== before ==
// top
module top
(
  clk,
  rst,
  x,
  en,
  epx,
  sinhx,
  coshx,
  valid
);
Size: roughly 5,500 cells after synthesis.
make LEC_CHECK=0 CAP_MARGIN=20 CORE_MARGIN=2 CORE_UTILIZATION=72 CTS_CLUSTER_DIAMETER=46 CTS_CLUSTER_SIZE=40 MAX_ROUTING_LAYER=met4 PLACE_DENSITY_LB_ADDON=0.26 SETUP_SLACK_MARGIN=0.6 SLEW_MARGIN=20 finish   # period 6.51 ns
run.sh (not shown) runs the stock make flow with config.mk's settings and CLKGATE_MAP_FILE=.
Stage in which a tool error killed before: global routing.
diff inputs: before => after
Settings: PLACE_DENSITY_LB_ADDON no longer set, was 0.26; CTS_CLUSTER_SIZE no longer set, was 40; MAX_ROUTING_LAYER no longer set, was met4; CORE_UTILIZATION now 63, was 72; CTS_CLUSTER_DIAMETER no longer set, was 46; SETUP_SLACK_MARGIN no longer set, was 0.6; the clock period (ns, I/O delays scaled along) now 3.18, was 6.51.
Notes after the runs:
None of the runs before and after ends with a clean layout. Flow for before halted at global routing, error code GRT-0232. FAIL after @ clock tree synthesis: tool exited with error. Reported for before and after, area after synthesis turned out identical to the last digit. after vs. before: final HPWL from detailed placement picked up an extra 35%, total core area picked up an extra 8000 µm², I/O pin total neither gained nor lost much, starting utilization of the core area lost 9.2 points. after and before ended up with roughly the same synthesized chip area reported by yosys. after: die width 16 µm above before. before -> after: fraction of the mapped netlist area in adder cells delta 0, exact match.

---

== job 4178 ==
Starting RTL as in the previous note.
## top
module top
(
  clk,
  rst,
  x,
  en,
  epx,
  sinhx,
  coshx,
  valid
);
==> flow/config.mk <==
export PLATFORM = sky130hd
export DESIGN_NAME = top
export DESIGN_NICKNAME = top
export VERILOG_FILES = /design/flow/design.v
export SDC_FILE = /design/flow/constraint.sdc
export NUM_CORES = 4
export LEC_CHECK = 0
export ABC_AREA = 1
export CAP_MARGIN = 20
export CORE_MARGIN = 2
export CORE_UTILIZATION = 40
export CTS_CLUSTER_DIAMETER = 90
export MIN_ROUTING_LAYER = met2
export SETUP_SLACK_MARGIN = -0.75
export SLEW_MARGIN = 20
==> flow/constraint.sdc <==
create_clock -name core_clock -period 8.0 [get_ports {clk}]
set_input_delay 1.6000 -clock core_clock [delete_from_list [all_inputs] [get_ports {clk}]]
set_output_delay 1.6000 -clock core_clock [all_outputs]
set_load 0.01 [all_outputs]
As the logs show, job 4178 stopped at global routing (5_1_grt) after a tool error, so it never reached the end of the flow.
The inputs of job 8127 differ from those of job 4178 as listed below.
Settings: a change of CTS_CLUSTER_DIAMETER from 90 to 378; a change of CORE_UTILIZATION from 40 to 72; an added TNS_END_PERCENT of 5; a deleted SETUP_SLACK_MARGIN that had been -0.75; a deleted ABC_AREA that had been 1; an added PLACE_DENSITY of 0.6; a deleted MIN_ROUTING_LAYER that had been met2; a change of the clock period (ns, I/O delays scaled along) from 8.0 to 4.06.
--- outcome ---
- Job 8127 got as far as clock tree synthesis (4_1_cts), where a tool error ended the run.
- Compared with job 4178, job 8127 shows a lower height of the chip.
- Compared to job 4178, job 8127 has starting utilization of the core area 33 points higher.
- Re async set-or-reset flop fraction in the synthesized netlist: no difference whatsoever between job 8127 and job 4178.
- For job 8127, the largest family of logic cells by area was AND-OR/OR-AND gates, unlike job 4178, where it was simple AND/OR/NAND/NOR gates.
- Post-synthesis cell area: job 8127 vs job 4178 down about 14%
- Standard cell area after detailed placement ended up 3500 µm² higher on job 8127 than on job 4178.
- Job 8127 vs job 4178 — post-synthesis share of cell area spent on and, or, nand and nor gates dropped 25 points.
- Job 8127 improves on job 4178 in chip footprint.
### job 8127 -> job 8732
Settings: removing CTS_CLUSTER_DIAMETER (formerly 378); changing CORE_UTILIZATION from 72 to 38; removing TNS_END_PERCENT (formerly 5); changing the clock period (ns, I/O delays scaled along) from 4.06 to 7.66.
--- outcome ---
In the flow results for job 8732 and job 8127, the half-perimeter wire length after placement is smaller on job 8732. Reported for job 8732 and job 8127, fraction of synthesized area in multiplexers turned out identical to the last digit. Job 8732: flow completed, timing, DRC and antenna clean. From job 8732 to job 8127, complex-gate fraction of the synthesized area did not move at all. Job 8127 -> job 8732: chip width increased by more than a quarter. Summary of job 8732 over job 8127: floorplan core density decreased by 35 points relative to the old numbers, cell area after placement saw a decrease, yosys-reported design area after synthesis stayed essentially flat, area of the mapped netlist was more or less identical. Diff job 8127 -> job 8732 | total die size | up by more than half. Cell count after placement, job 8732 vs job 8127: down by a little under 10%. Die outline height went up by more than a quarter going from job 8127 to job 8732.
Inputs modified between job 8732 and job 3071:
Settings: swapping 38 for 65 in CORE_UTILIZATION; putting TNS_END_PERCENT at 5 where nothing was set; putting MAX_ROUTING_LAYER at met4 where nothing was set; swapping 7.66 for 5.24 in the clock period (ns, I/O delays scaled along).
Results
- Reported for job 3071 and job 8732, synthesized instance count turned out identical to the last digit.
- From job 8732 to job 3071 the numbers moved as follows: total placed instance area saw an increase; die area shows a reduction of 45000 µm²; multiplexer share of the synthesized area level.
- Row initial core utilization: job 3071 higher / job 8732 lower
- Against job 8732 as the reference, job 3071 delivers a higher post-CTS repair timing setup buffer count.
- Job 3071 got as far as global routing (5_1_grt), where a tool error ended the run.

---

willow:
Starting RTL as in the previous note.
==> flow/config.mk <==
export PLATFORM = sky130hd
export DESIGN_NAME = top
export DESIGN_NICKNAME = top
export VERILOG_FILES = /design/flow/design.v
export SDC_FILE = /design/flow/constraint.sdc
export NUM_CORES = 4
export LEC_CHECK = 0
export ABC_AREA = 1
export CAP_MARGIN = 20
export CORE_ASPECT_RATIO = 1.32
export CORE_MARGIN = 2
export CORE_UTILIZATION = 72
export CTS_CLUSTER_DIAMETER = 258
export CTS_CLUSTER_SIZE = 10
export PLACE_DENSITY = 0.6
export SLEW_MARGIN = 20
==> flow/constraint.sdc <==
create_clock -name core_clock -period 3.78 [get_ports {clk}]
set_input_delay 0.7560 -clock core_clock [delete_from_list [all_inputs] [get_ports {clk}]]
set_output_delay 0.7560 -clock core_clock [all_outputs]
set_load 0.01 [all_outputs]
For willow, the flow was terminated by a tool error in 4_1_cts and produced no final design.
### willow -> quartz
Settings: CTS_CLUSTER_SIZE removed (was 10); ABC_AREA removed (was 1); CORE_UTILIZATION changed from 72 to 46; CTS_CLUSTER_DIAMETER removed (was 258); CORE_ASPECT_RATIO removed (was 1.32); the clock period (ns, I/O delays scaled along) changed from 3.78 to 5.08.
- In quartz, die boundary height is higher than in willow.
- Width of the chip: quartz > willow
- Area after synthesis ends up higher on willow.
- Taking willow as the reference, in quartz final estimated routing congestion in global placement shrank by 0.19, cell count after synthesis decreased by 36% relative to the old numbers.
- STATUS run=quartz STAGES=ALL_DONE FINAL_CHECKS=FAILED CAUSE=negative setup slack
Relative to quartz, the following input files were edited for amber:
Settings: CTS_CLUSTER_DIAMETER now 358, previously not set; MAX_ROUTING_LAYER now met4, previously not set; CORE_UTILIZATION now 66, was 46; CTS_CLUSTER_SIZE now 36, previously not set; the clock period (ns, I/O delays scaled along) now 5.15, was 5.08.
--- outcome ---
The log for amber ends in 5_1_grt with error GRT-0232, so the run never completed.
Diff quartz -> amber: weighted congestion reported at the end of routability-driven placement rose about 6%; height of the die decreased 49 um; H-tree depth decreased by 1 relative to the old numbers; x dimension of the die fell 49 um.
Summary: with quartz as the reference, post-cts gate resize count in amber moved down by a few percent.
Relative to amber, the following input files were edited for maple:
Settings: removing CTS_CLUSTER_DIAMETER (formerly 358); changing CORE_UTILIZATION from 66 to 40; removing MAX_ROUTING_LAYER (formerly met4); removing CTS_CLUSTER_SIZE (formerly 36); changing the clock period (ns, I/O delays scaled along) from 5.15 to 8.0.
--- outcome ---
maple went all the way through the flow, and no timing, DRC or antenna check failed.
Mean cell area of the mapped netlist: maple vs amber identical
maple ends up with a total placed cells including tap cells that is 490 lower than in amber.
Relative to amber, the placed instance area measured on maple has decreased by more than 10%.
Of maple and amber, maple shows the lower floorplan core density, with amber above it.
Measured against each other, maple and amber differ in final HPWL from detailed placement, the higher figure coming from amber.
Relative to amber, die width increased by 70 um in maple.
maple and amber ended up with nearly the same synthesized area.
What amber reported for floorplan core area has to be multiplied by 1.7 to get the figure for maple.
The inputs of pepper differ from those of maple as listed below.
Settings: PLACE_DENSITY no longer set, was 0.6; CORE_UTILIZATION now 58, was 40; the clock period (ns, I/O delays scaled along) now 6.53, was 8.0.
==> comparison <==
maple went all the way through synthesis, placement and routing and the layout is clean on timing, DRC and antenna.
pepper ended with every stage complete and zero timing, DRC or antenna violations.
Going from maple to pepper, sequential share of layout area shrank by 0.27 points, placeable core area saw a decrease, path length in cells of the critical path shows an increase of about 4.3%, via count now larger, share of final layout cell area taken by non-clock buffers rose by 1.9 points.
Input changes introduced in xenon (baseline for comparison: pepper):
Settings: putting CTS_CLUSTER_SIZE at 20 where nothing was set; putting PLACE_DENSITY at 0.79 where nothing was set; swapping 58 for 72 in CORE_UTILIZATION; swapping 6.53 for 3.18 in the clock period (ns, I/O delays scaled along).
==> results <==
The flow did not stop early for pepper: all stages ran, and the layout cleared the timing, DRC and antenna checks. In the summary table, xenon is marked failed, with error DPL-0033 raised in 3_5_place_dp. Across both runs, number of cell rows was lower for xenon than for pepper. Reported for xenon and pepper, and-or/or-and share of the synthesized area turned out identical to the last digit. The run showing the smaller starting utilization of the core area is pepper. xenon and pepper ended up with roughly the same synthesis area per yosys. Post-synthesis instance total came out exactly the same in xenon and pepper. Chip area was higher in the run labelled pepper. pepper → xenon: height of the die went down about 10%, core footprint saw a decrease, horizontal die dimension shrank by 10%.

---

## raven
Starting RTL as in the previous note.
export LEC_CHECK = 0
export ABC_AREA = 0
export CAP_MARGIN = 0
export CELL_PAD_IN_SITES_GLOBAL_PLACEMENT = 3
export CORE_ASPECT_RATIO = 1.16
export CORE_MARGIN = 2
export CORE_UTILIZATION = 46
export CTS_CLUSTER_DIAMETER = 364
export GPL_TIMING_DRIVEN = 0
export PLACE_DENSITY = 0.76
export SLEW_MARGIN = 15
export TNS_END_PERCENT = 55
create_clock -name core_clock -period 5.6 [get_ports {clk}]
raven did not finish; the tool stopped in 3_1_place_gp_skip_io with error GPL-0301.
diff inputs: raven => sierra
==> flow/config.mk <==
export PLATFORM = sky130hd
export DESIGN_NAME = top
export DESIGN_NICKNAME = top
export VERILOG_FILES = /design/flow/design.v
export SDC_FILE = /design/flow/constraint.sdc
export NUM_CORES = 4
export LEC_CHECK = 0
export CAP_MARGIN = 20
export CORE_MARGIN = 2
export CORE_UTILIZATION = 58
export SLEW_MARGIN = 20
==> flow/constraint.sdc <==
create_clock -name core_clock -period 6.51 [get_ports {clk}]
set_input_delay 1.3020 -clock core_clock [delete_from_list [all_inputs] [get_ports {clk}]]
set_output_delay 1.3020 -clock core_clock [all_outputs]
set_load 0.01 [all_outputs]
[summary]
sierra: done, clean on timing, DRC and antenna
As far as count of flip-flops with a built-in enable after synthesis goes, raven and sierra are indistinguishable; the numbers are identical.
The chip width number comes out higher for raven vs sierra.
On number of rows created at floorplan, the higher figure sits with raven, not sierra.
raven -> sierra: area reported by Yosys stat delta 0, exact match
## Diff of input files: violet against sierra
diff --git a/flow/config.mk b/flow/config.mk
--- a/flow/config.mk
+++ b/flow/config.mk
@@ -9,3 +9,4 @@
 export CORE_MARGIN = 2
-export CORE_UTILIZATION = 58
+export CORE_UTILIZATION = 40
+export PLACE_DENSITY = 0.6
 export SLEW_MARGIN = 20
==> flow/constraint.sdc <==
create_clock -name core_clock -period 7.66 [get_ports {clk}]
set_input_delay 1.5320 -clock core_clock [delete_from_list [all_inputs] [get_ports {clk}]]
set_output_delay 1.5320 -clock core_clock [all_outputs]
set_load 0.01 [all_outputs]
Notes after the runs:
sierra was larger in final cell area than violet.
Critical path depth came out higher on violet than on sierra.
violet vs sierra on tap cell instance count: violet is the higher one.
Relative to sierra, violet improves worst slack at placement.
Relative to sierra, first-pass GRT wire length increased by 2.6% in violet.
Delta(setup fix buffers added after clock tree synthesis, violet - sierra) < 0
Going from sierra to violet, total power saw a decrease, setup slack of the most critical reg-to-reg path saw an increase.
The inputs of onyx differ from those of violet as listed below.
diff --git a/flow/config.mk b/flow/config.mk
--- a/flow/config.mk
+++ b/flow/config.mk
@@ -9,4 +9,7 @@
 export CORE_MARGIN = 2
-export CORE_UTILIZATION = 40
+export CORE_UTILIZATION = 72
+export CTS_CLUSTER_DIAMETER = 356
+export CTS_CLUSTER_SIZE = 100
 export PLACE_DENSITY = 0.6
+export SETUP_SLACK_MARGIN = 1.86
 export SLEW_MARGIN = 20
==> flow/constraint.sdc <==
create_clock -name core_clock -period 6.24 [get_ports {clk}]
set_input_delay 1.2480 -clock core_clock [delete_from_list [all_inputs] [get_ports {clk}]]
set_output_delay 1.2480 -clock core_clock [all_outputs]
set_load 0.01 [all_outputs]
### Flow results
onyx did not finish; a tool error ended it in 5_1_grt. Final weighted congestion in routability-driven placement sits higher in onyx than in violet. onyx -> violet: number of primary I/O pins delta 0, exact match. Post-synthesis share of cell area spent on and, or, nand and nor gates came out exactly the same in onyx and violet. | area of the die | onyx vs violet | 46000 um^2 lower |.
Inputs modified between onyx and zinc:
diff --git a/flow/config.mk b/flow/config.mk
--- a/flow/config.mk
+++ b/flow/config.mk
@@ -9,7 +9,4 @@
 export CORE_MARGIN = 2
-export CORE_UTILIZATION = 72
-export CTS_CLUSTER_DIAMETER = 356
-export CTS_CLUSTER_SIZE = 100
-export PLACE_DENSITY = 0.6
-export SETUP_SLACK_MARGIN = 1.86
+export CORE_UTILIZATION = 70
+export CTS_CLUSTER_DIAMETER = 80
 export SLEW_MARGIN = 20
==> flow/constraint.sdc <==
create_clock -name core_clock -period 2.59 [get_ports {clk}]
set_input_delay 0.5180 -clock core_clock [delete_from_list [all_inputs] [get_ports {clk}]]
set_output_delay 0.5180 -clock core_clock [all_outputs]
set_load 0.01 [all_outputs]
[summary]
zinc: DPL-0038 in 4_1_cts -> run aborted. From onyx to zinc the numbers moved as follows: floorplan die width +1.4%, simple-gate portion of the synthesized area ~0 delta, number of placed cells counting well taps +1599, area of the core +about 3.7%.

---

Starting RTL as in the previous note.
Settings: LEC_CHECK=0, ABC_AREA=1, CAP_MARGIN=20, CORE_ASPECT_RATIO=1.32, CORE_MARGIN=2, CORE_UTILIZATION=72, CTS_CLUSTER_DIAMETER=258, CTS_CLUSTER_SIZE=10, PLACE_DENSITY=0.4, SETUP_SLACK_MARGIN=0.49, SLEW_MARGIN=40; clock period 3.78 ns.
The first run failed in clock tree synthesis (4_1_cts).
==> next run, changes <==
ABC_AREA = not set   (was 1)
CORE_ASPECT_RATIO = not set   (was 1.32)
CORE_UTILIZATION = 67   (was 72)
CTS_CLUSTER_DIAMETER = not set   (was 258)
CTS_CLUSTER_SIZE = not set   (was 10)
PLACE_DENSITY = 0.6   (was 0.4)
SETUP_SLACK_MARGIN = not set   (was 0.49)
SLEW_MARGIN = 20   (was 40)
clock period = 4.06 ns   (was 3.78 ns; I/O delays follow)
The new run died in clock tree synthesis (4_1_cts) on DPL-0038.
Synthesized area is lower by 14%.
Die area is lower by about 8%.
Synthesized cell count is lower by 36%.
Power figures rest on the tool's default switching activity, not on a simulated workload.
